## north
## cpu
module cpu(
    input clk,
    input reset,
    output [7:0] address,
    input [7:0] from_memory,
    output write,
    output [7:0] to_memory
);
    wire        IR_Load;
    wire [7:0]  IR;
    wire        MAR_Load;
    wire        PC_Load;
    wire        PC_Inc;
    wire [3:0]  ALU_Sel;
    wire [3:0]  CCR_Result;
    wire        CCR_Load;
    wire [2:0]  Bus2_Sel;
    wire [1:0]  Bus1_Sel;
    wire [7:0]  immediate_value;
    wire [7:0]  address_value;
    wire        ALU_B_Sel;
    wire        addr_sel;        
    wire [3:0] reg_read_addr_A, reg_read_addr_B, reg_write_addr;
    wire [7:0] reg_read_data_A, reg_read_data_B, reg_write_data;
    wire reg_write_enable;
    wire [7:0] alu_result;
    wire [3:0] NZVC;
    control_unit control_unit1 (
        .clk(clk),
        .reset(reset),
        .IR_Load(IR_Load),
        .IR(IR),
        .MAR_Load(MAR_Load),
        .PC_Load(PC_Load),
        .PC_Inc(PC_Inc),
        .reg_read_addr_A(reg_read_addr_A),
        .reg_read_addr_B(reg_read_addr_B),
        .reg_write_addr(reg_write_addr),
        .reg_write_enable(reg_write_enable),
        .ALU_Sel(ALU_Sel),
        .CCR_Result(CCR_Result),
  ...
Size: about 180 flip-flops, ~27 I/O pins.
==> flow/config.mk <==
export PLATFORM = sky130hd
export DESIGN_NAME = cpu
export DESIGN_NICKNAME = cpu
export VERILOG_FILES = /design/flow/design.v
export SDC_FILE = /design/flow/constraint.sdc
export NUM_CORES = 4
export LEC_CHECK = 0
export ABC_AREA = 1
export CAP_MARGIN = 10
export CELL_PAD_IN_SITES_DETAIL_PLACEMENT = 1
export CELL_PAD_IN_SITES_GLOBAL_PLACEMENT = 2
export CORE_ASPECT_RATIO = 0.53
export CORE_MARGIN = 8
export CORE_UTILIZATION = 40
export CTS_CLUSTER_DIAMETER = 306
export GPL_ROUTABILITY_DRIVEN = 0
export PLACE_DENSITY = 0.62
export SLEW_MARGIN = 20
==> flow/constraint.sdc <==
create_clock -name core_clock -period 7.0 [get_ports {clk}]
set_input_delay 1.4000 -clock core_clock [delete_from_list [all_inputs] [get_ports {clk}]]
set_output_delay 1.4000 -clock core_clock [all_outputs]
set_load 0.01 [all_outputs]
run.sh (not shown) runs the stock make flow with config.mk's settings and CLKGATE_MAP_FILE=.
In summary, north completed successfully, with a layout that passed the timing, design-rule and antenna checks.
#### Input delta (south over north)
# north
export LEC_CHECK = 0
export ABC_AREA = 1
export CAP_MARGIN = 10
export CELL_PAD_IN_SITES_DETAIL_PLACEMENT = 1
export CELL_PAD_IN_SITES_GLOBAL_PLACEMENT = 2
export CORE_ASPECT_RATIO = 0.53
export CORE_MARGIN = 8
export CORE_UTILIZATION = 40
export CTS_CLUSTER_DIAMETER = 306
export GPL_ROUTABILITY_DRIVEN = 0
export PLACE_DENSITY = 0.62
export SLEW_MARGIN = 20
create_clock -name core_clock -period 7.0 [get_ports {clk}]
# south
export LEC_CHECK = 0
export CAP_MARGIN = 20
export CORE_MARGIN = 2
export CORE_UTILIZATION = 58
export SLEW_MARGIN = 20
create_clock -name core_clock -period 4.33 [get_ports {clk}]
Results
Of north and south, just one finished clean: north. [south] total track usage rose 13 points relative to north. Of south and north, the lower largest incremental delay on the critical path belongs to south. On total power after layout, the lower figure sits with north, not south. Across both runs, clock-cell share of area was lower for south than for north. The higher area added between synthesis and finish came out of south.
Modified inputs, east compared to south
# south
export LEC_CHECK = 0
export CAP_MARGIN = 20
export CORE_MARGIN = 2
export CORE_UTILIZATION = 58
export SLEW_MARGIN = 20
create_clock -name core_clock -period 4.33 [get_ports {clk}]
# east
export LEC_CHECK = 0
export CAP_MARGIN = 20
export CORE_MARGIN = 2
export CORE_UTILIZATION = 40
export SLEW_MARGIN = 20
create_clock -name core_clock -period 6.25 [get_ports {clk}]
--- outcome ---
east ended with every stage complete and zero timing, DRC or antenna violations.
Total power of the final layout: east vs south down 51%
Taking south as the reference, in east largest fanout on the critical path down 1, clock period minus worst slack shows an increase of 0.71 ns.
east ends up with higher data required time of the critical path than south does.
Total die size, east and south, higher one = east.
Compared with south, in east global-route wire length before repair now sits lower; core utilization before placement dropped 18 points; placer's final routability congestion estimate now smaller; total half-perimeter wirelength after legalization and detailed placement saw a decrease; non-clock buffer count down 200.
Final cell area: east below south
The following lists how west was set up differently from east:
# east
export LEC_CHECK = 0
export CAP_MARGIN = 20
export CORE_MARGIN = 2
export CORE_UTILIZATION = 40
export SLEW_MARGIN = 20
create_clock -name core_clock -period 6.25 [get_ports {clk}]
# west
export LEC_CHECK = 0
export ABC_AREA = 1
export CAP_MARGIN = 20
export CORE_MARGIN = 2
export CORE_UTILIZATION = 72
export CTS_CLUSTER_DIAMETER = 369
export CTS_CLUSTER_SIZE = 98
export PLACE_DENSITY = 0.38
export SETUP_SLACK_MARGIN = 0.93
export SLEW_MARGIN = 20
create_clock -name core_clock -period 3.15 [get_ports {clk}]
## What came out
- west did not run to completion, as it errored out during global routing (5_1_grt).
- Summary of west over east: count of input and output buffers now sits at about the same level, starting utilization of the core area picked up an extra 33 points.
- Global placement routability congestion in west vs east: up about 20%
- For the post-synthesis share of cell area spent on xor and xnor gates, west came in 0.33 points lower than east did.
- Placeable core region delta (west − east): favourable
- east → west: chip area fell about 40%, area of the synthesized netlist per yosys stat now sits higher, compound-cell area share of the yosys netlist saw a decrease, cell total after placement higher, number of instances in the synthesized netlist now larger.
- Worst setup slack after placement is higher on east
Power figures rest on the tool's default switching activity, not on a simulated workload.
